==> flow/design.v <==
module TMDS_Encoder (
    input  wire       PixelClk,
    output reg  [9:0] pDataOutRaw,    
    input  wire [7:0] pDataOut,       
    input  wire       pC0,
    input  wire       pC1,
    input  wire       pVde
);
localparam [9:0] kCtlTkn0 = 10'b1101010100;
localparam [9:0] kCtlTkn1 = 10'b0010101011;
localparam [9:0] kCtlTkn2 = 10'b0101010100;
localparam [9:0] kCtlTkn3 = 10'b1010101011;
function [3:0] sum_bits8;
    input [7:0] u;
    integer i;
    begin
        sum_bits8 = 4'd0;
        for (i = 0; i < 8; i = i + 1)
            sum_bits8 = sum_bits8 + {3'b000, u[i]};
    end
endfunction
reg  [7:0] pDataOut_1;
reg  [3:0] n1d_1;
reg        pC0_1, pC1_1, pVde_1;
reg  [8:0] q_m_2;
reg  [3:0] n1q_m_2, n0q_m_2;
reg        pC0_2, pC1_2, pVde_2;
reg  signed [4:0] cnt_t_3;
wire [8:0] q_m_xor_1, q_m_xnor_1, q_m_1;
wire [3:0] n1q_m_1;
always @(posedge PixelClk) begin
    pVde_1     <= pVde;
    n1d_1      <= sum_bits8(pDataOut);
    pDataOut_1 <= pDataOut;
    pC0_1      <= pC0;
    pC1_1      <= pC1;
end
assign q_m_xor_1[0]  = pDataOut_1[0];
assign q_m_xnor_1[0] = pDataOut_1[0];
genvar gi;
generate
    for (gi = 1; gi < 8; gi = gi + 1) begin : encode
        assign q_m_xor_1[gi]  = q_m_xor_1[gi-1] ^ pDataOut_1[gi];
        assign q_m_xnor_1[gi] = ~(q_m_xnor_1[gi-1] ^ pDataOut_1[gi]);
    end
endgenerate
assign q_m_xor_1[8]  = 1'b1;
assign q_m_xnor_1[8] = 1'b0;
assign q_m_1 = (n1d_1 > 4'd4 || (n1d_1 == 4'd4 && pDataOut_1[0] == 1'b0)) ?
               q_m_xnor_1 : q_m_xor_1;
assign n1q_m_1 = sum_bits8(q_m_1[7:0]);
always @(posedge PixelClk) begin
    n1q_m_2 <= n1q_m_1;
    n0q_m_2 <= 4'd8 - n1q_m_1;
    q_m_2   <= q_m_1;
    pC0_2   <= pC0_1;
    pC1_2   <= pC1_1;
    pVde_2  <= pVde_1;
end
wire cond_balanced_2     = (cnt_t_3 == 5'sd0) || (n1q_m_2 == 4'd4);
wire cond_not_balanced_2 = (cnt_t_3 > 5'sd0 && n1q_m_2 > 4'd4) ||
                           (cnt_t_3 < 5'sd0 && n1q_m_2 < 4'd4);
wire [9:0] control_token_2 = (!pC1_2 && !pC0_2) ? kCtlTkn0 :
                             (!pC1_2 &&  pC0_2) ? kCtlTkn1 :
                             ( pC1_2 && !pC0_2) ? kCtlTkn2 :
                                                  kCtlTkn3;
wire [9:0] q_out_2 =
    !pVde_2                            ? control_token_2 :
    (cond_balanced_2 && !q_m_2[8])     ? {~q_m_2[8], q_m_2[8], ~q_m_2[7:0]} :
    (cond_balanced_2 &&  q_m_2[8])     ? {~q_m_2[8], q_m_2[8],  q_m_2[7:0]} :
    cond_not_balanced_2                ? {1'b1,      q_m_2[8], ~q_m_2[7:0]} :
                                         {1'b0,      q_m_2[8],  q_m_2[7:0]};
wire signed [4:0] dc_bias_2 = $signed({1'b0, n0q_m_2}) - $signed({1'b0, n1q_m_2});
wire signed [4:0] cnt_t_2 =
    !pVde_2                        ? 5'sd0 :
    (cond_balanced_2 && !q_m_2[8]) ? cnt_t_3 + dc_bias_2 :
    (cond_balanced_2 &&  q_m_2[8]) ? cnt_t_3 - dc_bias_2 :
    cond_not_balanced_2            ? cnt_t_3 + $signed({3'b000,  q_m_2[8], 1'b0}) + dc_bias_2 :
                                     cnt_t_3 - $signed({3'b000, ~q_m_2[8], 1'b0}) - dc_bias_2;
always @(posedge PixelClk) begin
    cnt_t_3     <= cnt_t_2;
    pDataOutRaw <= q_out_2;    
end
endmodule
module rgb2dvi (
    input  wire        PixelClk,
    input  wire [23:0] vid_pData,
    input  wire        vid_pVDE,
    input  wire        vid_pHSync,
    input  wire        vid_pVSync,
    output wire [9:0]  pDataOutRaw0,    
    output wire [9:0]  pDataOutRaw1,    
    output wire [9:0]  pDataOutRaw2     
);
TMDS_Encoder DataEncoder0 (
    .PixelClk(PixelClk), .pDataOutRaw(pDataOutRaw0),
    .pDataOut(vid_pData[15:8]), .pC0(vid_pHSync), .pC1(vid_pVSync), .pVde(vid_pVDE));
TMDS_Encoder DataEncoder1 (
    .PixelClk(PixelClk), .pDataOutRaw(pDataOutRaw1),
    .pDataOut(vid_pData[7:0]), .pC0(1'b0), .pC1(1'b0), .pVde(vid_pVDE));
TMDS_Encoder DataEncoder2 (
    .PixelClk(PixelClk), .pDataOutRaw(pDataOutRaw2),
    .pDataOut(vid_pData[23:16]), .pC0(1'b0), .pC1(1'b0), .pVde(vid_pVDE));
endmodule
==> flow/run.sh <==
#!/bin/bash
# the make line also repeats each setting of config.mk as NAME=value (left out here)
make -C /OpenROAD-flow-scripts/flow DESIGN_CONFIG=/design/flow/config.mk WORK_HOME=/design/flow/orfs CLKGATE_MAP_FILE= finish
==> flow/config.mk <==
export PLATFORM = sky130hd
export DESIGN_NAME = rgb2dvi
export DESIGN_NICKNAME = rgb2dvi
export VERILOG_FILES = /design/flow/design.v
export SDC_FILE = /design/flow/constraint.sdc
export NUM_CORES = 4
export LEC_CHECK = 0
export ABC_AREA = 1
export CAP_MARGIN = 20
export CORE_MARGIN = 2
export CORE_UTILIZATION = 62
export SLEW_MARGIN = 20
==> flow/constraint.sdc <==
create_clock -name core_clock -period 2.26 [get_ports {PixelClk}]
set_input_delay 0.4520 -clock core_clock [delete_from_list [all_inputs] [get_ports {PixelClk}]]
set_output_delay 0.4520 -clock core_clock [all_outputs]
set_load 0.01 [all_outputs]
==> flow_summary.yaml, run 1 <==
# synthesis and place-and-route metrics
setup_path:
  cp-startpoint: "DataEncoder0.pDataOut_1[0]"
  cp_slowest_stage_delay_ns: 0.55
  critPathTopFamily: "adder cells"
  crit_path_end_kind: "flop"
  reg2reg_slack_ns: -1.53
  rr_startpoint: "DataEncoder0.pDataOut_1[0]"
  reg2reg_depth: 14
  critPathCapture: "DataEncoder0.n0q_m_2[3]"
  critical_path_required_ns: 2.61
  crit_slowest_cell: "fa_1"
  worstPathArrival_ns: 4.14
  crit_chain: "inv_2 -> o31ai_2 -> inv_1 -> nor2_4 -> xor2_2 -> ha_1 -> fa_1 -> inv_2 -> fa_1 -> fa_2 -> fa_1 -> inv_2 -> nor3_2 -> xor2_1"
  critPathKind: "reg2reg"
  worst-path-stages: 14
  start_kind: "flop"
  reg2reg_to: "DataEncoder0.n0q_m_2[3]"
  crit_buf_inv: 4
  critPathMaxFanout: 2
yosys:
  ys_sh_aoi_pct: 8.06
  simple_gate_area_share_pct: 19.0
  mux_share_pct: 0
  top_area_share_pct: 34.9
  area_leaders: "dfxtp_1 35%, ha_1 14%, fa_1 9.3%, inv_1 8.4%, nand2_1 6.3%"
  post-synth-top-count-cell: "inv_1"
  syn_inst: 909
  ys_cells: 909
  ys_types: 33
  yosys.stat.seqShare_pct: 34.9
  netlist_logic_family_top: "adder cells"
  synth_area_um2: 7750
  xor_share_pct: 5.20
  ys.flops: 135
  top_area_cell: "dfxtp_1"
  avgSynthCellArea_um2: 8.52
  flop_cell: "dfxtp_1"
  top_cells_by_count: "173 x inv_1, 135 x dfxtp_1, 129 x nand2_1, 87 x ha_1, 66 x nand3_1"
  yosysWarnings: 1
  synth-edff-count: 0
  adder_share_pct: 23.4
  syn_nets: 1060
  synthArstFlopShare_pct: 0
  ys_area_um2: 7750
timing:
  min_period_over_period_pct: 168
  drv_slew: 0
  tightest_slew_ns: 0.724
  fmax_mhz: 264
  hold_violations: 0
  finalWorstSetupSlack_ns: -1.53
  worst_clock_skew_ns: 0.0138
  tns_ns: -26.37
  rsz0062_at_grt: "yes"
  whs_ns: 0.128
  slew_headroom_pct: 51.7
  final-setup-viol-count: 34
  fin_crit_ns: 3.79
cts:
  cts_buffers: 17
  cts_root_buffer: "clkbuf_16"
  cts_tree: "built"
  clockBufferDepth: 2
  cts.sinks: 135
  clk_latency_ns: 0.43
  clkTransAtPathRegs_ns: 0.06
  h-tree-depth: 4
  postCtsHoldBufs: 0
flow_run:
  warning_count: 60
  drv_cap: 0
hold_path:
  whs_path_depth: 1
  hp-start: "vid_pData[9]"
  min_to: "DataEncoder0.pDataOut_1[1]"
  hp-class: "in2reg"
floorplanning:
  num_io_pins: 58
  dieWidth_um: 116
  core_um2: 12100
  row_count: 40
  fp_util_pct: 64.0
  die-area_um2: 13400
  die_y_um: 116
final_layout:
  fin_cells: 1282
  nNetsFinal: 1252
  stdcell_area_um2: 10700
  fin_util_pct: 88.4
  area_growth_pct: 38.2
  fillers: 562
place:
  routabilityCongestion: 0.907
  post-place-ws_ns: -1.47
  dpl_cell_area_um2: 9690
  dp_cells: 1234
  dp_hpwl_um: 13500
  io_buffers: 57
detailed_routing:
  avgRoutedWirePerCell_um: 16.9
  via_count: 6876
  drc_errors: 0
  antenna_left: 0
  wl_um: 21700
  insertedDiodeCount: 0
  first_pass_iters: 7
  drt_iter0_drc: 636
  vias_per_cell: 5.36
grt:
  grt_pass1_vias: 7029
  overflow: 0
  grt_pass1_wl_um: 31600
  grt_util_all_layers_pct: 30.0
  grt_antenna_before_repair: 0
  grt_max_degree: 35
outcome:
  so_faults: "setup timing"
  outcome: "finished with violations"
-- metal layers --
layer	part of all wire (%)	vias to the layer above	wire, um	global-route usage, %
met3	5.2	82	1130	8.11
met5	0	-	0	0
met1	39	3264	8450	33.9
li1	-	3241	-	-
met4	3.9	0	849	9.60
met2	52	289	11200	54.9
-- cell type report --
cell class                 count  area [um^2]  share of cell area, %
clock buffer                  21          470                   4.39
clock inverter                11          195                   1.82
inverter                     187          717                   6.69
multi-input combinational    581         4870                   45.5
sequential                   135         2720                   25.4
tap                          168          210                   1.96
timing repair buffer         179         1520                   14.2
-- repair_timing --
item | in CTS | in global routing
gates cloned | 0 | 0
gates resized | 72 | 34
endpoints found under the setup margin | 39 | 35
setup buffers | 12 | 8
pin swaps | 39 | 31
==> run 2, diff against run 1 <==
- CORE_ASPECT_RATIO: unset -> 1.31
- CORE_UTILIZATION: 62 -> 66
- CTS_CLUSTER_DIAMETER: unset -> 302
- CTS_CLUSTER_SIZE: unset -> 97
- PLACE_DENSITY: unset -> 0.37
- TNS_END_PERCENT: unset -> 10
- clock period: 2.26 -> 0.887 ns (I/O delays scaled with it)
==> run 2 against run 1 <==
The flow now stops in global routing (5_1_grt). Synthesized cell count did not move. Die size fell by 5.8%. Area after synthesis did not move.
==> flow_summary.yaml, run 2 <==
# yosys + openroad results
cts:
  h-tree-depth: 4
  cts.sinks: 135
  cts_root_buffer: "clkbuf_16"
  clockBufferDepth: 2
  cts_buffers: 17
floorplanning:
  dieWidth_um: 98.7
  die-area_um2: 12600
  fp_util_pct: 67.1
  row_count: 45
  core_um2: 11500
  num_io_pins: 58
  die_y_um: 128
outcome:
  haltStage: "global routing (5_1_grt)"
  outcome: "aborted with a tool error"
  error: "[ERROR DPL-0038] Utilization greater than 100%, impossible to legalize"
yosys:
  post-synth-top-count-cell: "inv_1"
  ys.flops: 135
  ys_cells: 909
  mux_share_pct: 0
  synthArstFlopShare_pct: 0
  yosysWarnings: 1
  ys_sh_aoi_pct: 8.06
  yosys.stat.seqShare_pct: 34.9
  top_area_share_pct: 34.9
  synth_area_um2: 7750
  ys_types: 33
  ys_area_um2: 7750
  flop_cell: "dfxtp_1"
  synth-edff-count: 0
  syn_inst: 909
  top_area_cell: "dfxtp_1"
  area_leaders: "dfxtp_1 35%, ha_1 14%, fa_1 9.3%, inv_1 8.4%, nand2_1 6.3%"
  xor_share_pct: 5.20
  syn_nets: 1060
  avgSynthCellArea_um2: 8.52
  adder_share_pct: 23.4
  top_cells_by_count: "173 x inv_1, 135 x dfxtp_1, 129 x nand2_1, 87 x ha_1, 66 x nand3_1"
  simple_gate_area_share_pct: 19.0
  netlist_logic_family_top: "adder cells"
place:
  dp_hpwl_um: 13900
  dp_cells: 1263
  dpl_cell_area_um2: 9760
  io_buffers: 57
  routabilityCongestion: 0.944
run 2: timing repair:
item,4_1_cts
endpoints found under the hold margin,3
buffers inserted,7
setup endpoints to repair,130
pin swaps,18
cloned,0
hold buffers,3
resized,281
run 2: stage by stage:
stage | worst slack, ns | hold slack, ns | setup TNS, ns | utilization, %
after global placement | -2.66 | 0.311 | -121.95 | 84.5
after CTS | -2.88 | 0.0110 | -121.73 | 94.2
after detailed placement | -2.88 | 0.317 | -129.70 | 84.5
after floorplan | -2.72 | 0.205 | -103.45 | -
==> run 3, diff against run 2 <==
- CORE_ASPECT_RATIO: 1.31 -> unset
- CORE_UTILIZATION: 66 -> 68
- CTS_CLUSTER_DIAMETER: 302 -> unset
- TNS_END_PERCENT: 10 -> unset
- clock period: 0.887 -> 1.16 ns (I/O delays scaled with it)
==> run 3 against run 2 <==
Die size is 2.9% lower. Synthesized cell count is the same. Area after synthesis stayed put. The run fails in clock tree synthesis (4_1_cts).
==> flow_summary.yaml, run 3 <==
# yosys + openroad results
outcome:
  outcome: "aborted with a tool error"
  haltStage: "clock tree synthesis (4_1_cts)"
  error: "[ERROR DPL-0038] Utilization greater than 100%, impossible to legalize"
floorplanning:
  core_um2: 11000
  dieWidth_um: 111
  row_count: 38
  num_io_pins: 58
  fp_util_pct: 70.5
  die_y_um: 111
  die-area_um2: 12300
yosys:
  mux_share_pct: 0
  avgSynthCellArea_um2: 8.52
  adder_share_pct: 23.4
  synth_area_um2: 7750
  syn_inst: 909
  netlist_logic_family_top: "adder cells"
  top_area_cell: "dfxtp_1"
  ys_cells: 909
  top_cells_by_count: "173 x inv_1, 135 x dfxtp_1, 129 x nand2_1, 87 x ha_1, 66 x nand3_1"
  synth-edff-count: 0
  ys.flops: 135
  ys_types: 33
  post-synth-top-count-cell: "inv_1"
  flop_cell: "dfxtp_1"
  yosysWarnings: 1
  syn_nets: 1060
  yosys.stat.seqShare_pct: 34.9
  xor_share_pct: 5.20
  area_leaders: "dfxtp_1 35%, ha_1 14%, fa_1 9.3%, inv_1 8.4%, nand2_1 6.3%"
  top_area_share_pct: 34.9
  ys_sh_aoi_pct: 8.06
  synthArstFlopShare_pct: 0
  simple_gate_area_share_pct: 19.0
  ys_area_um2: 7750
place:
  dp_hpwl_um: 21200
  io_buffers: 57
  dpl_cell_area_um2: 10600
  dp_cells: 1265
  routabilityCongestion: 0.956
[run 3: metrics by stage]
| step | worst slack (ns) | hold slack (ns) |
|---|---|---|
| after floorplan | -2.44 | 0.260 |
| after global placement | -2.38 | 0.317 |
| after detailed placement | -2.63 | 0.317 |
==> run 4, diff against run 3 <==
- CAP_MARGIN: 20 -> 25
- CELL_PAD_IN_SITES_DETAIL_PLACEMENT: unset -> 1
- CORE_MARGIN: 2 -> 4
- CORE_UTILIZATION: 68 -> 67
- CTS_CLUSTER_DIAMETER: unset -> 111
- CTS_CLUSTER_SIZE: 97 -> 94
- MAX_ROUTING_LAYER: unset -> met4
- PLACE_DENSITY: 0.37 -> unset
- PLACE_DENSITY_LB_ADDON: unset -> 0.06
- SETUP_SLACK_MARGIN: unset -> 0.69
- SLEW_MARGIN: 20 -> 0
- clock period: 1.16 -> 4.95 ns (I/O delays scaled with it)
==> run 4 against run 3 <==
The run fails in detailed placement (3_5_place_dp). Synthesized cell count is the same. Die size rose by 8.8%. Area after synthesis stayed put.
==> flow_summary.yaml, run 4 <==
# yosys + openroad results
outcome:
  outcome: "aborted with a tool error"
  haltStage: "detailed placement (3_5_place_dp)"
  error: "[ERROR DPL-0033] detailed placement checks failed during check placement."
yosys:
  synth-edff-count: 0
  ys.flops: 135
  ys_cells: 909
  flop_cell: "dfxtp_1"
  post-synth-top-count-cell: "inv_1"
  syn_nets: 1060
  synthArstFlopShare_pct: 0
  area_leaders: "dfxtp_1 35%, ha_1 14%, fa_1 9.3%, inv_1 8.4%, nand2_1 6.3%"
  netlist_logic_family_top: "adder cells"
  mux_share_pct: 0
  yosysWarnings: 1
  yosys.stat.seqShare_pct: 34.9
  top_area_share_pct: 34.9
  top_cells_by_count: "173 x inv_1, 135 x dfxtp_1, 129 x nand2_1, 87 x ha_1, 66 x nand3_1"
  xor_share_pct: 5.20
  ys_area_um2: 7750
  top_area_cell: "dfxtp_1"
  simple_gate_area_share_pct: 19.0
  avgSynthCellArea_um2: 8.52
  adder_share_pct: 23.4
  syn_inst: 909
  ys_types: 33
  synth_area_um2: 7750
  ys_sh_aoi_pct: 8.06
floorplanning:
  die_y_um: 116
  num_io_pins: 58
  core_um2: 11400
  row_count: 39
  dieWidth_um: 116
  fp_util_pct: 68.1
  die-area_um2: 13300
place:
  io_buffers: 57
  routabilityCongestion: 0.891
==> run 5, diff against run 4 <==
- CAP_MARGIN: 25 -> 20
- CELL_PAD_IN_SITES_DETAIL_PLACEMENT: 1 -> unset
- CORE_ASPECT_RATIO: unset -> 2.0
- CORE_MARGIN: 4 -> 2
- CORE_UTILIZATION: 67 -> 40
- CTS_CLUSTER_DIAMETER: 111 -> 324
- CTS_CLUSTER_SIZE: 94 -> 98
- MAX_ROUTING_LAYER: met4 -> unset
- PLACE_DENSITY_LB_ADDON: 0.06 -> unset
- SETUP_SLACK_MARGIN: 0.69 -> unset
- SLEW_MARGIN: 0 -> 10
- clock period: 4.95 -> 4.0 ns (I/O delays scaled with it)
==> run 5 against run 4 <==
Die size up 54%. Synthesized cell count did not move. Now clean on timing, DRC and antenna. Area after synthesis is the same.
==> flow_summary.yaml, run 5 <==
# synthesis and place-and-route metrics
outcome:
  outcome: "no timing/DRC/antenna violations"
setup_path:
  crit_buf_inv: 4
  crit_path_end_kind: "flop"
  reg2reg_to: "DataEncoder0.n0q_m_2[3]"
  cp_slowest_stage_delay_ns: 0.53
  critPathTopFamily: "adder cells"
  start_kind: "flop"
  reg2reg_depth: 14
  worst-path-stages: 14
  critPathMaxFanout: 5
  critPathKind: "reg2reg"
  cp-startpoint: "DataEncoder0.pDataOut_1[0]"
  crit_chain: "inv_2 -> o31ai_1 -> inv_1 -> nor2_4 -> xor2_2 -> ha_1 -> fa_1 -> inv_1 -> fa_1 -> fa_2 -> fa_1 -> inv_1 -> nor3_2 -> xor2_1"
  crit_slowest_cell: "fa_1"
  reg2reg_slack_ns: 0.24
  worstPathArrival_ns: 4.11
  rr_startpoint: "DataEncoder0.pDataOut_1[0]"
  critPathCapture: "DataEncoder0.n0q_m_2[3]"
  critical_path_required_ns: 4.35
final_layout:
  nNetsFinal: 1132
  area_growth_pct: 19.7
  fin_cells: 1253
  fillers: 1878
place:
  dp_cells: 1221
  routabilityCongestion: 0.860
  io_buffers: 57
  dp_hpwl_um: 12300
grt:
  overflow: 0
  grt_pass1_vias: 5985
  grt_max_degree: 36
  grt_antenna_before_repair: 0
  grt_util_all_layers_pct: 15.9
  grt_pass1_wl_um: 25600
yosys:
  ys_types: 33
  top_cells_by_count: "173 x inv_1, 135 x dfxtp_1, 129 x nand2_1, 87 x ha_1, 66 x nand3_1"
  simple_gate_area_share_pct: 19.0
  post-synth-top-count-cell: "inv_1"
  netlist_logic_family_top: "adder cells"
  adder_share_pct: 23.4
  ys.flops: 135
  yosysWarnings: 1
  syn_inst: 909
  synth-edff-count: 0
  avgSynthCellArea_um2: 8.52
  ys_area_um2: 7750
  yosys.stat.seqShare_pct: 34.9
  xor_share_pct: 5.20
  synth_area_um2: 7750
  area_leaders: "dfxtp_1 35%, ha_1 14%, fa_1 9.3%, inv_1 8.4%, nand2_1 6.3%"
  top_area_cell: "dfxtp_1"
  flop_cell: "dfxtp_1"
  ys_cells: 909
  top_area_share_pct: 34.9
  synthArstFlopShare_pct: 0
  mux_share_pct: 0
  ys_sh_aoi_pct: 8.06
  syn_nets: 1060
detailed_routing:
  first_pass_iters: 4
  drc_errors: 0
  via_count: 5713
  antenna_left: 0
  wl_um: 15100
  vias_per_cell: 4.56
  insertedDiodeCount: 0
  avgRoutedWirePerCell_um: 12.0
  drt_iter0_drc: 214
hold_path:
  whs_path_depth: 0
  hp-class: "reg2reg"
  min_to: "DataEncoder2.pVde_2"
  hp-start: "DataEncoder2.pVde_1"
timing:
  min_period_over_period_pct: 93.9
  hold_violations: 0
  drv_slew: 0
  fmax_mhz: 266
  worst_clock_skew_ns: 0.00732
  slew_headroom_pct: 57.8
  fin_crit_ns: 3.76
  tightest_slew_ns: 0.632
  final-setup-viol-count: 0
floorplanning:
  die_y_um: 201
  row_count: 72
  fp_util_pct: 40.4
  dieWidth_um: 102
  num_io_pins: 58
  die-area_um2: 20600
  core_um2: 19200
cts:
  cts_root_buffer: "clkbuf_16"
  h-tree-depth: 4
  postCtsHoldBufs: 0
  clkTransAtPathRegs_ns: 0.06
  clk_latency_ns: 0.42
  cts.sinks: 135
  cts_resized: 0
  cts_buffers: 17
  clockBufferDepth: 2
  post_cts_buffers: 0
  cts_tree: "built"
flow_run:
  drv_cap: 0
  warning_count: 55
==> run 5: cell type report <==
type	instances	area, um^2	share of cell area (%)
flip-flops and latches	135	2710	29.2
inverters	187	704	7.59
clock buffers	19	433	4.67
repair buffers	59	586	6.31
clock inverters	13	170	1.83
well taps	259	324	3.49
multi-input cells	581	4350	46.9
==> run 5: layer usage <==
layer / vias up / share of wire (%) / GRT usage, %
met3: 26 / 2.2 / 2.82
met5: - / 0 / 0
met4: 0 / 3.1 / 7.38
li1: 2991 / - / -
met2: 78 / 59 / 31.8
met1: 2618 / 36 / 14.5
==> run 5: through the flow <==
| stage | worst slack (ns) | setup TNS, ns | area [um^2] | hold slack, ns | utilization [%] |
|---|---|---|---|---|---|
| 4_1_cts | 0.0112 | 0 | 9230 | 0.332 | 48.1 |
| 3_5_place_dp | 0.0362 | 0 | 8630 | 0.315 | 45.0 |
| 3_3_place_gp | 0.160 | 0 | 8630 | 0.315 | 45.0 |
| 5_1_grt | -0.000524 | -0.000524 | 9280 | 0.341 | 48.3 |
| 2_1_floorplan | 0.207 | 0 | 7750 | 0.310 | - |
| 6_report | 0.245 | 0 | 9280 | 0.331 | 48.3 |
==> run 6, diff against run 5 <==
- ABC_AREA: 1 -> unset
- CORE_ASPECT_RATIO: 2.0 -> 1.14
- CORE_MARGIN: 2 -> 9
- CORE_UTILIZATION: 40 -> 53
- CTS_CLUSTER_DIAMETER: 324 -> 171
- CTS_CLUSTER_SIZE: 98 -> unset
- GPL_ROUTABILITY_DRIVEN: unset -> 0
- GPL_TIMING_DRIVEN: unset -> 0
- MAX_ROUTING_LAYER: unset -> met4
- MIN_ROUTING_LAYER: unset -> met2
- SLEW_MARGIN: 10 -> 0
- TNS_END_PERCENT: unset -> 5
- clock period: 4.0 -> 2.51 ns (I/O delays scaled with it)
==> run 6 against run 5 <==
Now fails the layout checks on setup timing. Area after synthesis is 5.1% lower. First-iteration DRC count rose to 4.4 times the previous value. Wire length shrank 1.0%. Critical path type unchanged. Core utilization grew 20 points. Maximum frequency grew 5.0%. Synthesized cell count is 21% lower. Critical endpoint is now DataEncoder0.n0q_m_2[2]. Highest routed layer unchanged. Clock skew grew 0.0022 ns. Non-clock buffer count grew 20.
==> flow_summary.yaml, run 6 <==
# synthesis and place-and-route metrics
outcome:
  outcome: "finished with violations"
  so_faults: "setup timing"
final_layout:
  fin_cells: 990
  area_growth_pct: 25.4
  fillers: 1053
  comb_area_um2: 4510
  seq_area_um2: 2720
  nNetsFinal: 963
yosys:
  syn_nets: 873
  yosysWarnings: 1
  synth-edff-count: 0
  area_leaders: "dfxtp_1 37%, ha_1 15%, fa_1 9.8%, inv_1 6.3%, xnor2_1 5.6%"
  top_cells_by_count: "135 x dfxtp_1, 123 x inv_1, 87 x ha_1, 47 x xnor2_1, 41 x xor2_1"
  yosys.stat.seqShare_pct: 36.8
  synth_area_um2: 7350
  ys_area_um2: 7350
  adder_share_pct: 24.6
  flop_cell: "dfxtp_1"
  simple_gate_area_share_pct: 8.63
  ys_types: 59
  avgSynthCellArea_um2: 10.2
  ys_cells: 722
  netlist_logic_family_top: "adder cells"
  post-synth-top-count-cell: "dfxtp_1"
  top_area_share_pct: 36.8
  top_area_cell: "dfxtp_1"
  ys_sh_aoi_pct: 8.94
  syn_inst: 722
  synthArstFlopShare_pct: 0
  ys.flops: 135
  mux_share_pct: 0.988
  xor_share_pct: 13.2
floorplanning:
  dieWidth_um: 128
  die_y_um: 144
  fp_util_pct: 54.6
  die-area_um2: 18400
  num_io_pins: 58
  row_count: 45
  core_um2: 13500
setup_path:
  critPathKind: "reg2reg"
  start_kind: "flop"
  critPathCapture: "DataEncoder0.n0q_m_2[2]"
  critical_path_required_ns: 2.83
  reg2reg_depth: 13
  rr_startpoint: "DataEncoder0.n1d_1[0]"
  reg2reg_to: "DataEncoder0.n0q_m_2[2]"
  critPathMaxFanout: 2
  cp_slowest_stage_delay_ns: 0.56
  worstPathArrival_ns: 3.89
  crit_path_end_kind: "flop"
  reg2reg_slack_ns: -1.07
  critPathTopFamily: "adder cells"
  crit_chain: "nor2_1 -> nand2_1 -> a21oi_4 -> xnor2_2 -> ha_1 -> fa_1 -> inv_2 -> fa_1 -> fa_2 -> fa_2 -> buf_4 -> ha_1 -> xnor2_1"
  crit_buf_inv: 2
  crit_slowest_cell: "fa_1"
  worst-path-stages: 13
  cp-startpoint: "DataEncoder0.n1d_1[0]"
timing:
  finalWorstSetupSlack_ns: -1.07
  hold_violations: 0
  fmax_mhz: 280
  min_period_over_period_pct: 142
  final-setup-viol-count: 33
  rsz0062_at_grt: "yes"
  fin_crit_ns: 3.58
  drv_slew: 0
  worst_clock_skew_ns: 0.00952
  slew_headroom_pct: 52.8
  tightest_slew_ns: 0.706
place:
  dp_hpwl_um: 11300
  io_buffers: 57
  dp_cells: 943
  post-place-ws_ns: -1.26
grt:
  grt_max_degree: 17
  grt_pass1_vias: 7607
  overflow: 0
  grt_util_all_layers_pct: 26.9
  grt_pass1_wl_um: 24600
  grt_antenna_before_repair: 0
flow_run:
  warning_count: 59
  drv_cap: 0
cts:
  h-tree-depth: 4
  cts_tree: "built"
  cts.sinks: 135
  clkTransAtPathRegs_ns: 0.06
  cts_root_buffer: "clkbuf_16"
  cts_buffers: 17
  postCtsHoldBufs: 0
  clockBufferDepth: 2
  clk_latency_ns: 0.43
detailed_routing:
  drc_errors: 0
  antenna_left: 0
  first_pass_iters: 11
  vias_per_cell: 6.94
  wl_um: 14900
  avgRoutedWirePerCell_um: 15.1
  via_count: 6866
  drt_iter0_drc: 952
hold_path:
  hp-class: "in2reg"
  min_to: "DataEncoder1.pDataOut_1[1]"
  whs_path_depth: 1
  hp-start: "vid_pData[1]"
run 6: metrics by stage:
step	hold WS [ns]	area (um^2)	TNS (ns)	util (%)
2_1_floorplan	0.310	7420	-16.03	-
4_1_cts	0.342	9090	-18.25	67.5
3_3_place_gp	0.313	8200	-27.16	60.9
3_5_place_dp	0.312	8200	-29.03	60.9
5_1_grt	0.238	9220	-22.20	68.5
6_report	0.223	9220	-17.66	68.5
run 6: final cells by class:
type	instances	share of cell area [%]
multi-input combinational	455	48.9
sequential	135	29.5
timing repair buffer	71	7.38
inverter	124	5.05
clock buffer	19	4.91
tap	164	2.23
clock inverter	13	1.57
buffer	8	0.407
antenna	1	0.0271
run 6: what timing repair did:
action / 4_1_cts / 5_1_grt
gates cloned: 0 / 0
gates resized: 44 / 25
endpoints found under the setup margin: 47 / 53
pin swaps: 29 / 7
setup buffers: 8 / 6
run 6: per-layer routing:
metal / wire (um) / vias to the layer above / track usage [%] / share of wire [%]
li1: - / 2479 / - / -
met1: 0 / 2570 / - / 0
met2: 8420 / 1690 / 30.3 / 56
met3: 5720 / 127 / 34.4 / 38
met4: 779 / 0 / 6.99 / 5.2
met5: 0 / - / - / 0
==> run 7, diff against run 6 <==
- ABC_AREA: unset -> 1
- CORE_ASPECT_RATIO: 1.14 -> unset
- CORE_MARGIN: 9 -> 2
- CORE_UTILIZATION: 53 -> 68
- CTS_CLUSTER_DIAMETER: 171 -> 292
- CTS_CLUSTER_SIZE: unset -> 97
- GPL_ROUTABILITY_DRIVEN: 0 -> unset
- GPL_TIMING_DRIVEN: 0 -> unset
- MAX_ROUTING_LAYER: met4 -> unset
- MIN_ROUTING_LAYER: met2 -> unset
- PLACE_DENSITY: unset -> 0.37
- SLEW_MARGIN: 0 -> 20
- clock period: 2.51 -> 1.1 ns (I/O delays scaled with it)
==> run 7 against run 6 <==
The flow now stops in clock tree synthesis (4_1_cts). Synthesized cell count up 26%. Area after synthesis up 5.4%. Die size down 33%.
==> flow_summary.yaml, run 7 <==
# yosys + openroad results
floorplanning:
  die-area_um2: 12300
  dieWidth_um: 111
  num_io_pins: 58
  core_um2: 11000
  fp_util_pct: 70.5
  row_count: 38
  die_y_um: 111
yosys:
  flop_cell: "dfxtp_1"
  yosysWarnings: 1
  top_cells_by_count: "173 x inv_1, 135 x dfxtp_1, 129 x nand2_1, 87 x ha_1, 66 x nand3_1"
  area_leaders: "dfxtp_1 35%, ha_1 14%, fa_1 9.3%, inv_1 8.4%, nand2_1 6.3%"
  simple_gate_area_share_pct: 19.0
  adder_share_pct: 23.4
  xor_share_pct: 5.20
  post-synth-top-count-cell: "inv_1"
  top_area_cell: "dfxtp_1"
  ys_area_um2: 7750
  syn_nets: 1060
  top_area_share_pct: 34.9
  synthArstFlopShare_pct: 0
  netlist_logic_family_top: "adder cells"
  synth_area_um2: 7750
  ys_types: 33
  avgSynthCellArea_um2: 8.52
  ys_cells: 909
  synth-edff-count: 0
  yosys.stat.seqShare_pct: 34.9
  syn_inst: 909
  ys_sh_aoi_pct: 8.06
  mux_share_pct: 0
  ys.flops: 135
outcome:
  haltStage: "clock tree synthesis (4_1_cts)"
  outcome: "aborted with a tool error"
  error: "[ERROR DPL-0038] Utilization greater than 100%, impossible to legalize"
place:
  dp_hpwl_um: 17700
  routabilityCongestion: 0.959
  dp_cells: 1261
  io_buffers: 57
## run 7: per-stage QoR
step / cell area [um^2] / util (%) / worst slack [ns]
detailed placement: 9730 / 88.6 / -2.82
global placement: 9730 / 88.6 / -2.52
floorplan: 7780 / - / -2.50
==> run 8, diff against run 7 <==
- CAP_MARGIN: 20 -> 35
- CORE_UTILIZATION: 68 -> 72
- CTS_CLUSTER_DIAMETER: 292 -> unset
- CTS_CLUSTER_SIZE: 97 -> 15
- PLACE_DENSITY: 0.37 -> unset
- PLACE_DENSITY_LB_ADDON: unset -> 0.25
- SETUP_SLACK_MARGIN: unset -> -0.26
- TNS_END_PERCENT: 5 -> unset
- clock period: 1.1 -> 2.56 ns (I/O delays scaled with it)
==> run 8 against run 7 <==
The run again fails in clock tree synthesis (4_1_cts). Die size is 5.4% lower. Synthesized cell count stayed put. Area after synthesis stayed put.
==> flow_summary.yaml, run 8 <==
# yosys + openroad results
outcome:
  outcome: "aborted with a tool error"
  error: "[ERROR DPL-0038] Utilization greater than 100%, impossible to legalize"
  haltStage: "clock tree synthesis (4_1_cts)"
yosys:
  ys_cells: 909
  yosysWarnings: 1
  top_area_cell: "dfxtp_1"
  top_area_share_pct: 34.9
  synth_area_um2: 7750
  area_leaders: "dfxtp_1 35%, ha_1 14%, fa_1 9.3%, inv_1 8.4%, nand2_1 6.3%"
  mux_share_pct: 0
  adder_share_pct: 23.4
  xor_share_pct: 5.20
  ys_types: 33
  ys_sh_aoi_pct: 8.06
  avgSynthCellArea_um2: 8.52
  synthArstFlopShare_pct: 0
  syn_nets: 1060
  top_cells_by_count: "173 x inv_1, 135 x dfxtp_1, 129 x nand2_1, 87 x ha_1, 66 x nand3_1"
  yosys.stat.seqShare_pct: 34.9
  ys.flops: 135
  ys_area_um2: 7750
  simple_gate_area_share_pct: 19.0
  netlist_logic_family_top: "adder cells"
  synth-edff-count: 0
  post-synth-top-count-cell: "inv_1"
  syn_inst: 909
  flop_cell: "dfxtp_1"
floorplanning:
  num_io_pins: 58
  die-area_um2: 11600
  die_y_um: 108
  row_count: 37
  fp_util_pct: 74.7
  dieWidth_um: 108
  core_um2: 10400
place:
  routabilityCongestion: 0.922
  io_buffers: 57
  post-place-ws_ns: -1.17
  dp_cells: 1201
  dp_hpwl_um: 15700
run 8: stage by stage:
stage                     utilization [%]  hold WS (ns)  cell area [um^2]  setup TNS, ns
after floorplan                         -         0.310              7830         -14.54
after global placement               89.9         0.310              9320         -19.98
after detailed placement             89.9         0.312              9320         -25.37
==> run 9, diff against run 8 <==
- ABC_AREA: 1 -> unset
- CAP_MARGIN: 35 -> 20
- CTS_CLUSTER_DIAMETER: unset -> 268
- CTS_CLUSTER_SIZE: 15 -> unset
- PLACE_DENSITY_LB_ADDON: 0.25 -> unset
- SETUP_SLACK_MARGIN: -0.26 -> -0.24
- clock period: 2.56 -> 3.07 ns (I/O delays scaled with it)
==> run 9 against run 8 <==
Die size fell by 4.9%. Area after synthesis fell by 5.1%. The flow stops in global routing (5_1_grt). Synthesized cell count is 21% lower.
==> flow_summary.yaml, run 9 <==
# yosys + openroad results
outcome:
  outcome: "aborted with a tool error"
  haltStage: "global routing (5_1_grt)"
  error: "[ERROR GRT-0232] Routing congestion too high. Check the congestion heatmap in the GUI."
yosys:
  yosys.stat.seqShare_pct: 36.8
  synthArstFlopShare_pct: 0
  synth_area_um2: 7350
  avgSynthCellArea_um2: 10.2
  synth-edff-count: 0
  ys_sh_aoi_pct: 8.94
  syn_nets: 873
  mux_share_pct: 0.988
  ys_area_um2: 7350
  yosysWarnings: 1
  top_area_share_pct: 36.8
  adder_share_pct: 24.6
  netlist_logic_family_top: "adder cells"
  post-synth-top-count-cell: "dfxtp_1"
  xor_share_pct: 13.2
  simple_gate_area_share_pct: 8.63
  ys_types: 59
  ys_cells: 722
  syn_inst: 722
  flop_cell: "dfxtp_1"
  ys.flops: 135
  top_area_cell: "dfxtp_1"
  top_cells_by_count: "135 x dfxtp_1, 123 x inv_1, 87 x ha_1, 47 x xnor2_1, 41 x xor2_1"
  area_leaders: "dfxtp_1 37%, ha_1 15%, fa_1 9.8%, inv_1 6.3%, xnor2_1 5.6%"
floorplanning:
  dieWidth_um: 105
  die-area_um2: 11000
  row_count: 36
  fp_util_pct: 74.8
  die_y_um: 105
  core_um2: 9820
  num_io_pins: 58
grt:
  overflow: 772
  grt_util_all_layers_pct: 92.0
place:
  dp_hpwl_um: 11800
  io_buffers: 57
  routabilityCongestion: 0.925
cts:
  postCtsHoldBufs: 0
  cts.sinks: 135
  cts_buffers: 17
  h-tree-depth: 4
  cts_root_buffer: "clkbuf_8"
  clockBufferDepth: 2
run 9: per-layer routing:
layer	global-route usage [%]	overflow
met5	9.52	0
met4	106	175
met3	65.2	5
met2	122	588
met1	84.4	4
run 9: what timing repair did:
item,in CTS
setup buffers,28
pin swaps,10
resized,32
endpoints found under the setup margin,11
gates cloned,0
run 9: stage by stage:
step                cells  hold WS [ns]  instance area [um^2]  setup TNS [ns]  setup slack, ns
floorplan             722         0.310                  7430           -3.10           -0.410
global placement      937         0.312                  8380           -3.93           -0.379
detailed placement    937         0.316                  8380           -6.20           -0.493
CTS                   997         0.344                  9370           -5.56           -0.564
==> run 10, diff against run 9 <==
- CAP_MARGIN: 20 -> 5
- CELL_PAD_IN_SITES_GLOBAL_PLACEMENT: unset -> 3
- CORE_ASPECT_RATIO: unset -> 1.25
- CORE_UTILIZATION: 72 -> 24
- CTS_CLUSTER_DIAMETER: 268 -> 214
- GPL_ROUTABILITY_DRIVEN: unset -> 1
- MIN_ROUTING_LAYER: unset -> met2
- PLACE_DENSITY_LB_ADDON: unset -> 0.19
- SETUP_SLACK_MARGIN: -0.24 -> 0.01
- SLEW_MARGIN: 20 -> 35
- clock period: 3.07 -> 3.92 ns (I/O delays scaled with it)
==> run 10 against run 9 <==
Now clean on timing, DRC and antenna. Area after synthesis unchanged. Synthesized cell count unchanged. Die size rose to 2.9 times the previous value.
==> flow_summary.yaml, run 10 <==
# synthesis and place-and-route metrics
cts:
  clockBufferDepth: 2
  postCtsHoldBufs: 0
  cts_tree: "built"
  post_cts_buffers: 0
  cts.sinks: 135
  cts_root_buffer: "clkbuf_16"
  clkTransAtPathRegs_ns: 0.06
  h-tree-depth: 4
  cts_buffers: 17
  clk_latency_ns: 0.42
detailed_routing:
  via_count: 6600
  wl_um: 16100
  drc_errors: 0
  insertedDiodeCount: 0
  vias_per_cell: 5.45
  drt_iter0_drc: 588
  antenna_left: 0
  avgRoutedWirePerCell_um: 13.3
  first_pass_iters: 5
floorplanning:
  die_y_um: 200
  fp_util_pct: 24.4
  die-area_um2: 32000
  core_um2: 30100
  row_count: 71
  dieWidth_um: 161
  num_io_pins: 58
timing:
  rsz0062_at_grt: "no"
  fmax_mhz: 270
  slew_headroom_pct: 54.7
  min_period_over_period_pct: 94.5
  tightest_slew_ns: 0.671
  drv_slew: 0
  hold_violations: 0
  tns_ns: 0
  whs_ns: 0.326
  final-setup-viol-count: 0
  fin_crit_ns: 3.70
  worst_clock_skew_ns: 0.00918
final_layout:
  seq_area_um2: 2710
  area_growth_pct: 24.0
  nNetsFinal: 949
  fillers: 3114
  comb_area_um2: 4180
  fin_cells: 1212
  fin_util_pct: 30.2
setup_path:
  critPathMaxFanout: 4
  worst-path-stages: 12
  cp_slowest_stage_delay_ns: 0.53
  crit_path_end_kind: "flop"
  crit_chain: "xor2_2 -> xor2_2 -> xnor2_2 -> xnor2_1 -> fa_1 -> inv_1 -> fa_1 -> fa_1 -> fa_1 -> inv_1 -> nor3_1 -> xor2_1"
  crit_buf_inv: 2
  start_kind: "flop"
  critical_path_required_ns: 4.27
  reg2reg_depth: 12
  timing.critical_path.mode_cell: "fa_1"
  critPathTopFamily: "adder cells"
  crit_slowest_cell: "fa_1"
  reg2reg_to: "DataEncoder0.n0q_m_2[3]"
  reg2reg_slack_ns: 0.22
  rr_startpoint: "DataEncoder0.pDataOut_1[0]"
  critPathCapture: "DataEncoder0.n0q_m_2[3]"
  worstPathArrival_ns: 4.06
  cp-startpoint: "DataEncoder0.pDataOut_1[0]"
  critPathKind: "reg2reg"
yosys:
  synth_area_um2: 7350
  ys_types: 59
  flop_cell: "dfxtp_1"
  area_leaders: "dfxtp_1 37%, ha_1 15%, fa_1 9.8%, inv_1 6.3%, xnor2_1 5.6%"
  yosys.stat.seqShare_pct: 36.8
  top_area_share_pct: 36.8
  netlist_logic_family_top: "adder cells"
  yosysWarnings: 1
  syn_inst: 722
  synthArstFlopShare_pct: 0
  ys.flops: 135
  ys_area_um2: 7350
  syn_nets: 873
  mux_share_pct: 0.988
  simple_gate_area_share_pct: 8.63
  ys_cells: 722
  adder_share_pct: 24.6
  top_cells_by_count: "135 x dfxtp_1, 123 x inv_1, 87 x ha_1, 47 x xnor2_1, 41 x xor2_1"
  avgSynthCellArea_um2: 10.2
  xor_share_pct: 13.2
  post-synth-top-count-cell: "dfxtp_1"
  top_area_cell: "dfxtp_1"
  ys_sh_aoi_pct: 8.94
  synth-edff-count: 0
grt:
  grt_util_all_layers_pct: 15.9
  grt_pass1_vias: 7553
  met3_usage_pct: 19.1
  met1_usage_pct: 0
  grt.busiest_layer: "met2"
  overflow: 0
  grt_max_degree: 33
  grt_use_met2_pct: 20.6
  grt_pass1_wl_um: 25700
  grt_antenna_before_repair: 0
place:
  io_buffers: 57
  dp_hpwl_um: 12400
  dp_cells: 1180
  routabilityCongestion: 0.759
flow_run:
  warning_count: 55
  drv_cap: 0
hold_path:
  hp-class: "reg2reg"
  min_to: "DataEncoder2.pVde_2"
  whs_path_depth: 0
  hp-start: "DataEncoder2.pVde_1"
outcome:
  outcome: "no timing/DRC/antenna violations"
-- run 10: per-layer routing --
| metal | up-vias | wire length, um |
|---|---|---|
| li1 | 2450 | - |
| met1 | 2541 | 0 |
| met2 | 1552 | 9930 |
| met3 | 55 | 5580 |
| met4 | 2 | 526 |
| met5 | - | 38 |
-- run 10: final cells by class --
class                   instances  share of cell area, %
well taps                     401                   5.51
inverters                     124                   5.11
clock buffers                  20                   5.01
repair buffers                 65                   6.92
flip-flops and latches        135                   29.7
multi-input cells             455                   45.9
clock inverters                12                   1.83
-- run 10: repair_timing --
action | in CTS | in global routing
endpoints found under the setup margin | 0 | 5
resized | 0 | 9
hold endpoints to repair | 0 | 0
-- run 10: through the flow --
step	cell area [um^2]	setup slack (ns)
floorplan	7350	0.119
global placement	8450	0.212
detailed placement	8450	0.0522
CTS	9070	0.0461
global route	9110	0.0133
finish	9110	0.216
==> run 11, diff against run 10 <==
- ABC_AREA: unset -> 0
- CAP_MARGIN: 5 -> 20
- CELL_PAD_IN_SITES_GLOBAL_PLACEMENT: 3 -> unset
- CORE_ASPECT_RATIO: 1.25 -> 0.5
- CORE_UTILIZATION: 24 -> 63
- CTS_CLUSTER_DIAMETER: 214 -> 180
- CTS_CLUSTER_SIZE: unset -> 98
- GPL_ROUTABILITY_DRIVEN: 1 -> unset
- MIN_ROUTING_LAYER: met2 -> unset
- PLACE_DENSITY: unset -> 0.36
- PLACE_DENSITY_LB_ADDON: 0.19 -> unset
- SETUP_SLACK_MARGIN: 0.01 -> 0.1
- SLEW_MARGIN: 35 -> 10
- TNS_END_PERCENT: unset -> 10
- clock period: 3.92 -> 4.0 ns (I/O delays scaled with it)
==> run 11 against run 10 <==
Core utilization is 48 points higher. First-iteration DRC count fell by 64%. Synthesized cell count is the same. Die size decreased by 61%. Worst setup slack improved by 0.025 ns. Critical endpoint unchanged. Wire length is 18% lower. Largest cell class unchanged. Hold slack worse by 0.0011 ns. Cell area decreased by 3.7%. Sequential cell count stayed put.
==> flow_summary.yaml, run 11 <==
# synthesis and place-and-route metrics
yosys:
  top_cells_by_count: "135 x dfxtp_1, 123 x inv_1, 87 x ha_1, 47 x xnor2_1, 41 x xor2_1"
  ys_sh_aoi_pct: 8.94
  yosys.stat.seqShare_pct: 36.8
  ys_area_um2: 7350
  syn_inst: 722
  syn_nets: 873
  synth_area_um2: 7350
  flop_cell: "dfxtp_1"
  synthArstFlopShare_pct: 0
  yosysWarnings: 1
  top_area_cell: "dfxtp_1"
  adder_share_pct: 24.6
  area_leaders: "dfxtp_1 37%, ha_1 15%, fa_1 9.8%, inv_1 6.3%, xnor2_1 5.6%"
  synth-edff-count: 0
  xor_share_pct: 13.2
  mux_share_pct: 0.988
  netlist_logic_family_top: "adder cells"
  ys_types: 59
  post-synth-top-count-cell: "dfxtp_1"
  simple_gate_area_share_pct: 8.63
  top_area_share_pct: 36.8
  ys.flops: 135
  ys_cells: 722
  avgSynthCellArea_um2: 10.2
grt:
  grt_pass1_vias: 4908
  overflow: 0
  grt_max_degree: 33
  grt_antenna_before_repair: 0
  grt_util_all_layers_pct: 23.3
  grt_pass1_wl_um: 22600
detailed_routing:
  via_count: 4843
  wl_um: 13200
  avgRoutedWirePerCell_um: 13.6
  first_pass_iters: 4
  insertedDiodeCount: 0
  antenna_left: 0
  drc_errors: 0
  vias_per_cell: 4.99
  drt_iter0_drc: 212
final_layout:
  fillers: 764
  area_growth_pct: 19.4
  stdcell_area_um2: 8770
  fin_cells: 970
  nNetsFinal: 950
  fin_util_pct: 78.4
hold_path:
  whs_path_depth: 0
  min_to: "DataEncoder0.pC0_2"
  hp-start: "DataEncoder0.pC0_1"
  hp-class: "reg2reg"
setup_path:
  cp_slowest_stage_delay_ns: 0.50
  critPathCapture: "DataEncoder0.n0q_m_2[3]"
  critPathTopFamily: "adder cells"
  reg2reg_slack_ns: 0.24
  reg2reg_to: "DataEncoder0.n0q_m_2[3]"
  cp-startpoint: "DataEncoder0.pDataOut_1[0]"
  crit_buf_inv: 1
  reg2reg_depth: 12
  critPathMaxFanout: 4
  crit_path_end_kind: "flop"
  critical_path_required_ns: 4.30
  rr_startpoint: "DataEncoder0.pDataOut_1[0]"
  worst-path-stages: 12
  timing.critical_path.mode_cell: "fa_1"
  crit_chain: "xor2_4 -> xor2_2 -> xnor2_2 -> xnor2_1 -> fa_1 -> inv_1 -> fa_1 -> fa_1 -> fa_1 -> xnor2_1 -> nor3_2 -> xor2_1"
  crit_slowest_cell: "fa_1"
  worstPathArrival_ns: 4.05
  critPathKind: "reg2reg"
  start_kind: "flop"
cts:
  postCtsHoldBufs: 0
  clockBufferDepth: 2
  h-tree-depth: 4
  cts_root_buffer: "clkbuf_16"
  cts.sinks: 135
  clk_latency_ns: 0.41
  clkTransAtPathRegs_ns: 0.06
  cts_buffers: 17
  cts_tree: "built"
floorplanning:
  die_y_um: 80.4
  die-area_um2: 12600
  num_io_pins: 58
  row_count: 27
  fp_util_pct: 65.7
  dieWidth_um: 157
  core_um2: 11200
place:
  routabilityCongestion: 0.885
  io_buffers: 57
  post-place-ws_ns: 0.153
  dpl_cell_area_um2: 8130
  dp_cells: 936
  dp_hpwl_um: 9870
timing:
  tns_ns: 0
  final-setup-viol-count: 0
  fmax_mhz: 266
  tightest_slew_ns: 0.864
  min_period_over_period_pct: 94.0
  fin_crit_ns: 3.76
  drv_slew: 0
  slew_headroom_pct: 42.3
  rsz0062_at_grt: "yes"
  finalWorstSetupSlack_ns: 0.240
  whs_ns: 0.325
  hold_violations: 0
  worst_clock_skew_ns: 0.0126
flow_run:
  warning_count: 58
  drv_cap: 0
outcome:
  outcome: "no timing/DRC/antenna violations"
[run 11: metal layers]
layer	vias up	part of all wire, %	global-route usage [%]	routed length [um]
li1	2469	-	-	-
met1	2267	47	30.0	6200
met2	99	48	38.8	6340
met3	8	4.8	6.10	634
met4	0	0.45	7.06	59
met5	-	0	0	0
[run 11: cell type report]
| cell class | instances | area, um^2 | share of cell area [%] |
|---|---|---|---|
| multi-input combinational | 455 | 4200 | 47.9 |
| sequential | 135 | 2710 | 30.9 |
| timing repair buffer | 66 | 638 | 7.27 |
| inverter | 124 | 465 | 5.31 |
| clock buffer | 19 | 443 | 5.05 |
| tap | 159 | 199 | 2.27 |
| clock inverter | 12 | 121 | 1.38 |
[run 11: repair_timing]
item                       4_1_cts  5_1_grt
resized                          0       12
setup buffers                    0        3
setup endpoints to repair        0        5
==> run 12, diff against run 11 <==
- ABC_AREA: 0 -> 1
- CELL_PAD_IN_SITES_GLOBAL_PLACEMENT: unset -> 2
- CORE_ASPECT_RATIO: 0.5 -> 0.82
- CORE_UTILIZATION: 63 -> 40
- CTS_CLUSTER_DIAMETER: 180 -> 131
- CTS_CLUSTER_SIZE: 98 -> 39
- GPL_ROUTABILITY_DRIVEN: unset -> 0
- MAX_ROUTING_LAYER: unset -> met4
- MIN_ROUTING_LAYER: unset -> met1
- PLACE_DENSITY: 0.36 -> unset
- SETUP_SLACK_MARGIN: 0.1 -> 0.86
- SLEW_MARGIN: 10 -> 20
- TNS_END_PERCENT: 10 -> unset
- clock period: 4.0 -> 4.77 ns (I/O delays scaled with it)
==> run 12 against run 11 <==
Clock-buffer cell count did not move. Largest cell class unchanged. Still clean on timing, DRC and antenna. Critical path type unchanged. Area after synthesis rose by 5.4%. Register-to-register slack improved by 0.83 ns. Critical endpoint unchanged. Worst setup slack improved by 0.83 ns.
==> flow_summary.yaml, run 12 <==
# synthesis and place-and-route metrics
timing:
  worst_clock_skew_ns: 0.00814
  whs_ns: 0.325
  min_period_over_period_pct: 77.5
  fmax_mhz: 270
  tns_ns: 0
  drv_slew: 0
  tightest_slew_ns: 0.673
  rsz0062_at_grt: "yes"
  hold_violations: 0
  slew_headroom_pct: 55.1
  fin_crit_ns: 3.70
  final-setup-viol-count: 0
  finalWorstSetupSlack_ns: 1.07
yosys:
  synthArstFlopShare_pct: 0
  netlist_logic_family_top: "adder cells"
  post-synth-top-count-cell: "inv_1"
  syn_nets: 1060
  adder_share_pct: 23.4
  syn_inst: 909
  synth-edff-count: 0
  avgSynthCellArea_um2: 8.52
  ys_sh_aoi_pct: 8.06
  ys_area_um2: 7750
  xor_share_pct: 5.20
  ys.flops: 135
  yosys.stat.seqShare_pct: 34.9
  ys_cells: 909
  mux_share_pct: 0
  synth_area_um2: 7750
  yosysWarnings: 1
  top_area_share_pct: 34.9
  top_area_cell: "dfxtp_1"
  ys_types: 33
  flop_cell: "dfxtp_1"
  simple_gate_area_share_pct: 19.0
  top_cells_by_count: "173 x inv_1, 135 x dfxtp_1, 129 x nand2_1, 87 x ha_1, 66 x nand3_1"
  area_leaders: "dfxtp_1 35%, ha_1 14%, fa_1 9.3%, inv_1 8.4%, nand2_1 6.3%"
grt:
  grt_util_all_layers_pct: 17.0
  grt_pass1_vias: 5693
  grt_pass1_wl_um: 26500
  overflow: 0
  grt_max_degree: 36
  grt_antenna_before_repair: 0
cts:
  clk_latency_ns: 0.41
  clkTransAtPathRegs_ns: 0.06
  cts.sinks: 135
  cts_root_buffer: "clkbuf_16"
  cts_buffers: 17
  postCtsHoldBufs: 0
  clockBufferDepth: 2
  cts_tree: "built"
  h-tree-depth: 4
setup_path:
  critPathKind: "reg2reg"
  crit_slowest_cell: "fa_1"
  critPathCapture: "DataEncoder0.n0q_m_2[3]"
  reg2reg_depth: 14
  reg2reg_slack_ns: 1.07
  start_kind: "flop"
  critical_path_required_ns: 5.11
  crit_chain: "inv_2 -> o31ai_1 -> inv_1 -> nor2_4 -> xor2_2 -> ha_1 -> fa_1 -> inv_1 -> fa_1 -> fa_2 -> fa_1 -> inv_1 -> nor3_2 -> xor2_1"
  crit_path_end_kind: "flop"
  cp-startpoint: "DataEncoder0.pDataOut_1[0]"
  cp_slowest_stage_delay_ns: 0.53
  rr_startpoint: "DataEncoder0.pDataOut_1[0]"
  worst-path-stages: 14
  worstPathArrival_ns: 4.03
  reg2reg_to: "DataEncoder0.n0q_m_2[3]"
  crit_buf_inv: 4
  critPathTopFamily: "adder cells"
  critPathMaxFanout: 5
hold_path:
  whs_path_depth: 0
  hp-class: "reg2reg"
  min_to: "DataEncoder2.pVde_2"
  hp-start: "DataEncoder2.pVde_1"
place:
  post-place-ws_ns: 0.687
  dp_cells: 1225
  dp_hpwl_um: 12400
  io_buffers: 57
flow_run:
  drv_cap: 0
  warning_count: 59
detailed_routing:
  first_pass_iters: 4
  antenna_left: 0
  drc_errors: 0
  avgRoutedWirePerCell_um: 12.3
  drt_iter0_drc: 245
  via_count: 5631
  insertedDiodeCount: 0
  vias_per_cell: 4.48
  wl_um: 15500
floorplanning:
  dieWidth_um: 158
  row_count: 46
  die-area_um2: 20500
  num_io_pins: 58
  die_y_um: 130
  core_um2: 19200
  fp_util_pct: 40.4
final_layout:
  nNetsFinal: 1132
  fin_cells: 1257
  area_growth_pct: 19.9
outcome:
  outcome: "no timing/DRC/antenna violations"
[run 12: cell type report]
class	instances	area [um^2]
Multi-Input combinational cell	581	4360
Tap cell	264	330
Fill cell	1853	9880
Timing Repair Buffer	59	586
Sequential cell	135	2710
Clock buffer	19	453
Clock inverter	12	143
Inverter	187	704
[run 12: timing repair]
action,4_1_cts,5_1_grt
gates resized,5,10
pin swaps,1,6
setup buffers,1,0
gates cloned,0,0
setup endpoints to repair,4,5
[run 12: per-stage QoR]
| step | area (um^2) | utilization, % |
|---|---|---|
| 2_1_floorplan | 7750 | - |
| 3_3_place_gp | 8620 | 45.0 |
| 3_5_place_dp | 8620 | 45.0 |
| 4_1_cts | 9250 | 48.3 |
| 5_1_grt | 9290 | 48.5 |
| 6_report | 9290 | 48.5 |
[run 12: metal layers]
| layer | global-route usage [%] | routed length, um | up-vias |
|---|---|---|---|
| met4 | 4.65 | 221 | 0 |
| li1 | - | - | 2995 |
| met1 | 22.6 | 7980 | 2539 |
| met2 | 26.1 | 6800 | 82 |
| met5 | - | 0 | - |
| met3 | 3.69 | 466 | 15 |
==> run 13, diff against run 12 <==
- ABC_AREA: 1 -> 0
- CORE_ASPECT_RATIO: 0.82 -> unset
- CTS_CLUSTER_DIAMETER: 131 -> unset
- CTS_CLUSTER_SIZE: 39 -> unset
- GPL_ROUTABILITY_DRIVEN: 0 -> unset
- HOLD_SLACK_MARGIN: unset -> 0.02
- MAX_ROUTING_LAYER: met4 -> unset
- MIN_ROUTING_LAYER: met1 -> unset
- clock period: 4.77 -> 4.0 ns (I/O delays scaled with it)
==> run 13 against run 12 <==
Hold slack hardly changed. Sequential cell count is the same. Final cell count decreased by 16%. Die size shrank 5.0%. Non-clock buffer count grew 20. Critical path depth decreased by 2. Wire length shrank 6.3%. Worst setup slack got worse by 0.60 ns. Cell area fell by 0.57%.
==> flow_summary.yaml, run 13 <==
# synthesis and place-and-route metrics
floorplanning:
  fp_util_pct: 40.8
  die-area_um2: 19500
  row_count: 49
  num_io_pins: 58
  die_y_um: 140
  core_um2: 18000
  dieWidth_um: 140
hold_path:
  hp-class: "reg2reg"
  min_to: "DataEncoder0.pC0_2"
  whs_path_depth: 0
  hp-start: "DataEncoder0.pC0_1"
final_layout:
  area_growth_pct: 25.7
  nNetsFinal: 963
  stdcell_area_um2: 9240
  seq_area_um2: 2720
  comb_area_um2: 4400
  fin_cells: 1054
  fillers: 1658
grt:
  grt_max_degree: 33
  grt_pass1_vias: 4949
  grt_antenna_before_repair: 0
  grt_util_all_layers_pct: 15.6
  grt_pass1_wl_um: 24300
  overflow: 0
yosys:
  ys_sh_aoi_pct: 8.94
  xor_share_pct: 13.2
  top_area_share_pct: 36.8
  mux_share_pct: 0.988
  ys_types: 59
  ys_area_um2: 7350
  adder_share_pct: 24.6
  top_cells_by_count: "135 x dfxtp_1, 123 x inv_1, 87 x ha_1, 47 x xnor2_1, 41 x xor2_1"
  netlist_logic_family_top: "adder cells"
  syn_nets: 873
  synth_area_um2: 7350
  synth-edff-count: 0
  ys_cells: 722
  synthArstFlopShare_pct: 0
  yosys.stat.seqShare_pct: 36.8
  ys.flops: 135
  post-synth-top-count-cell: "dfxtp_1"
  simple_gate_area_share_pct: 8.63
  yosysWarnings: 1
  flop_cell: "dfxtp_1"
  top_area_cell: "dfxtp_1"
  syn_inst: 722
  avgSynthCellArea_um2: 10.2
  area_leaders: "dfxtp_1 37%, ha_1 15%, fa_1 9.8%, inv_1 6.3%, xnor2_1 5.6%"
place:
  dp_cells: 1003
  dpl_cell_area_um2: 8290
  routabilityCongestion: 0.803
  dp_hpwl_um: 11100
  io_buffers: 57
setup_path:
  critPathTopFamily: "adder cells"
  reg2reg_to: "DataEncoder0.n0q_m_2[2]"
  crit_buf_inv: 2
  cp_slowest_stage_delay_ns: 0.50
  reg2reg_depth: 12
  worst-path-stages: 12
  crit_slowest_cell: "fa_1"
  rr_startpoint: "DataEncoder0.pDataOut_1[1]"
  crit_chain: "xor2_4 -> xor2_2 -> xnor2_2 -> xnor2_2 -> fa_1 -> inv_2 -> fa_1 -> fa_2 -> fa_1 -> buf_4 -> ha_4 -> xnor2_1"
  timing.critical_path.mode_cell: "fa_1"
  worstPathArrival_ns: 3.83
  critPathCapture: "DataEncoder0.n0q_m_2[2]"
  reg2reg_slack_ns: 0.47
  start_kind: "flop"
  critical_path_required_ns: 4.30
  critPathMaxFanout: 3
  cp-startpoint: "DataEncoder0.pDataOut_1[1]"
  crit_path_end_kind: "flop"
  critPathKind: "reg2reg"
detailed_routing:
  insertedDiodeCount: 0
  drc_errors: 0
  first_pass_iters: 5
  wl_um: 14500
  via_count: 4881
  drt_iter0_drc: 258
  avgRoutedWirePerCell_um: 13.8
  antenna_left: 0
  vias_per_cell: 4.63
cts:
  cts_buffers: 17
  cts.sinks: 135
  clk_latency_ns: 0.42
  clockBufferDepth: 2
  cts_root_buffer: "clkbuf_16"
  h-tree-depth: 4
  clkTransAtPathRegs_ns: 0.06
  cts_tree: "built"
outcome:
  outcome: "no timing/DRC/antenna violations"
timing:
  hold_violations: 0
  final-setup-viol-count: 0
  slew_headroom_pct: 38.9
  worst_clock_skew_ns: 0.00795
  drv_slew: 0
  fin_crit_ns: 3.53
  min_period_over_period_pct: 88.1
  rsz0062_at_grt: "yes"
  tightest_slew_ns: 0.915
  tns_ns: 0
  fmax_mhz: 284
flow_run:
  warning_count: 60
  drv_cap: 0
==> run 13: routing by layer <==
layer / wire length [um] / global-route usage (%) / up-vias
li1: - / - / 2508
met1: 7060 / 20.4 / 2298
met2: 6880 / 25.8 / 60
met3: 330 / 3.03 / 15
met4: 228 / 5.68 / 0
met5: 0 / 0 / -
==> run 13: area by class of cell <==
type                       count  share of cell area (%)
tap                          229                    3.10
inverter                     124                    5.04
sequential                   135                    29.4
clock buffer                  17                    4.61
clock inverter                15                    2.09
multi-input combinational    455                    47.6
timing repair buffer          79                    8.13
==> run 13: per-stage QoR <==
step	worst slack, ns	utilization [%]	hold slack, ns
finish	0.475	51.2	0.325
global route	0.312	51.2	0.326
CTS	0.479	50.2	0.325
detailed placement	0.298	46.0	0.312
global placement	0.435	46.0	0.310
floorplan	0.520	-	0.310
==> run 13: repair_timing <==
action                                  4_1_cts  5_1_grt
buffers inserted                              8       11
hold buffers                                  0        0
endpoints found under the setup margin       16       22
pin swaps                                    10       24
gates resized                                12       29
